Setup of red:
Design complex_multiplier, start of the top module:
module complex_multiplier#(parameter INPUT_DATA_WIDTH = 16)
    (
        input  wire                                    i_clk,
        input  wire                                    i_rst,
        input  wire signed [INPUT_DATA_WIDTH-1:0]      i_real_h,
        input  wire signed [INPUT_DATA_WIDTH-1:0]      i_imag_h,
        input  wire signed [INPUT_DATA_WIDTH-1:0]      i_real_y,
        input  wire signed [INPUT_DATA_WIDTH-1:0]      i_imag_y,
        output reg  signed [INPUT_DATA_WIDTH*2:0]      o_real,
        output reg  signed [INPUT_DATA_WIDTH*2:0]      o_imag
    );
Size: roughly 5200 cells after synthesis, about 190 flip-flops, ~130 I/O pins, about 0.047 sq mm of cells after synthesis.
Settings: LEC_CHECK=0, CAP_MARGIN=5, CORE_ASPECT_RATIO=1.35, CORE_MARGIN=2, CORE_UTILIZATION=72, CTS_CLUSTER_DIAMETER=363, CTS_CLUSTER_SIZE=97, PLACE_DENSITY=0.38, SETUP_SLACK_MARGIN=1.52, SLEW_MARGIN=20, TNS_END_PERCENT=10; clock period 5.13 ns.
run.sh (not shown) runs the stock make flow with config.mk's settings and CLKGATE_MAP_FILE=.
Run status, red: aborted in global routing (5_1_grt), error GRT-0232
Input changes introduced in blue (baseline for comparison: red):
- removing CORE_ASPECT_RATIO (formerly 1.35)
- removing SETUP_SLACK_MARGIN (formerly 1.52)
- changing CAP_MARGIN from 5 to 20
- changing the clock period (ns, I/O delays scaled along) from 5.13 to 5.0
--- outcome ---
- No crash in blue: every stage finished, but the layout fails its final checks due to negative setup slack.
- red is listed as incomplete: the tool reported an error in global routing (5_1_grt) and the run ended there.
- Simple-gate area share of the yosys netlist: blue vs red identical
- blue gives more core utilization at floorplan than red did.
- Cell area after technology mapping: blue vs red identical
- On placement-stage worst setup slack: between red and blue, it ends up lower for blue.
- Taking blue as 1.0, red lands at 1.17 on row count.
- Between red and blue, the instance count after placement with tap cells included does not differ in any meaningful way.
- On deepest level of the CTS H-tree, red and blue are neck and neck.
- Register bit total from synthesis of red is on par with blue.
- When blue is measured against red, its HPWL after detailed placement turns out 1.9 mm lower.
What green does differently from blue at the input level:
- CTS_CLUSTER_SIZE no longer set, was 97
- TNS_END_PERCENT no longer set, was 10
- PLACE_DENSITY no longer set, was 0.38
- CTS_CLUSTER_DIAMETER no longer set, was 363
- CORE_UTILIZATION now 40, was 72
- the clock period (ns, I/O delays scaled along) now 10.0, was 5.0
--- outcome ---
Of blue and green, the higher critical path depth belongs to blue.
green finished all stages; the layout is clean.
Area: green vs blue -> green smaller
Compared with blue, the detailed router inserted fewer vias in green.
Placeable core area came out higher on green than on blue.

* * *

Setup of build 80:
Starting RTL as in the previous note.
clock: 5.0 ns
lec_check: 0
abc_area: 1
cap_margin: 5
core_margin: 2
core_utilization: 72
cts_cluster_diameter: 270
cts_cluster_size: 42
hold_slack_margin: -0.1
max_routing_layer: met4
place_density: 0.64
setup_slack_margin: 0.76
slew_margin: 20
Seen in the log of build 80: DPL-0033 during clock tree synthesis (4_1_cts), after which the run never completed.
## Diff of input files: build 92 against build 80
==> flow/config.mk <==
export PLATFORM = sky130hd
export DESIGN_NAME = complex_multiplier
export DESIGN_NICKNAME = complex_multiplier
export VERILOG_FILES = /design/flow/design.v
export SDC_FILE = /design/flow/constraint.sdc
export NUM_CORES = 4
export LEC_CHECK = 0
export CAP_MARGIN = 40
export CORE_MARGIN = 2
export CORE_UTILIZATION = 72
export MAX_ROUTING_LAYER = met4
export PLACE_DENSITY_LB_ADDON = 0.01
export SETUP_SLACK_MARGIN = 1.81
export SLEW_MARGIN = 20
==> flow/constraint.sdc <==
create_clock -name core_clock -period 6.88 [get_ports {i_clk}]
set_input_delay 1.3760 -clock core_clock [delete_from_list [all_inputs] [get_ports {i_clk}]]
set_output_delay 1.3760 -clock core_clock [all_outputs]
set_load 0.01 [all_outputs]
## What came out
- Build 92: it failed during global routing (5_1_grt), and the tool reported GRT-0232.
- As of build 92, area of the die had fallen by a little under 10% compared to build 80.
- Compared with build 80, build 92 shows post-synthesis share of cell area spent on xor and xnor gates higher by 2.8 points.
- Build 92 does better than build 80 on area after synthesis.
The inputs of build 36 differ from those of build 92 as listed below.
diff --git a/flow/config.mk b/flow/config.mk
--- a/flow/config.mk
+++ b/flow/config.mk
@@ -6,9 +6,7 @@
 export NUM_CORES = 4
 export LEC_CHECK = 0
-export CAP_MARGIN = 40
+export ABC_AREA = 1
+export CAP_MARGIN = 20
 export CORE_MARGIN = 2
 export CORE_UTILIZATION = 72
-export MAX_ROUTING_LAYER = met4
-export PLACE_DENSITY_LB_ADDON = 0.01
-export SETUP_SLACK_MARGIN = 1.81
 export SLEW_MARGIN = 20
==> flow/constraint.sdc <==
create_clock -name core_clock -period 10.9 [get_ports {i_clk}]
set_input_delay 2.1800 -clock core_clock [delete_from_list [all_inputs] [get_ports {i_clk}]]
set_output_delay 2.1800 -clock core_clock [all_outputs]
set_load 0.01 [all_outputs]
[summary]
- Compound-gate portion of the synthesized area down 2.1 points in build 36 wrt build 92
- Build 36 finished every stage and its layout cleared the timing, design-rule and antenna checks.
- From build 92 to build 36 the numbers moved as follows: total cells reported by yosys after synthesis now larger; minimum setup slack after placement went up; post-synthesis average cell area down 1.9 µm²; number of flops mapped to enable cells by yosys neither gained nor lost much.
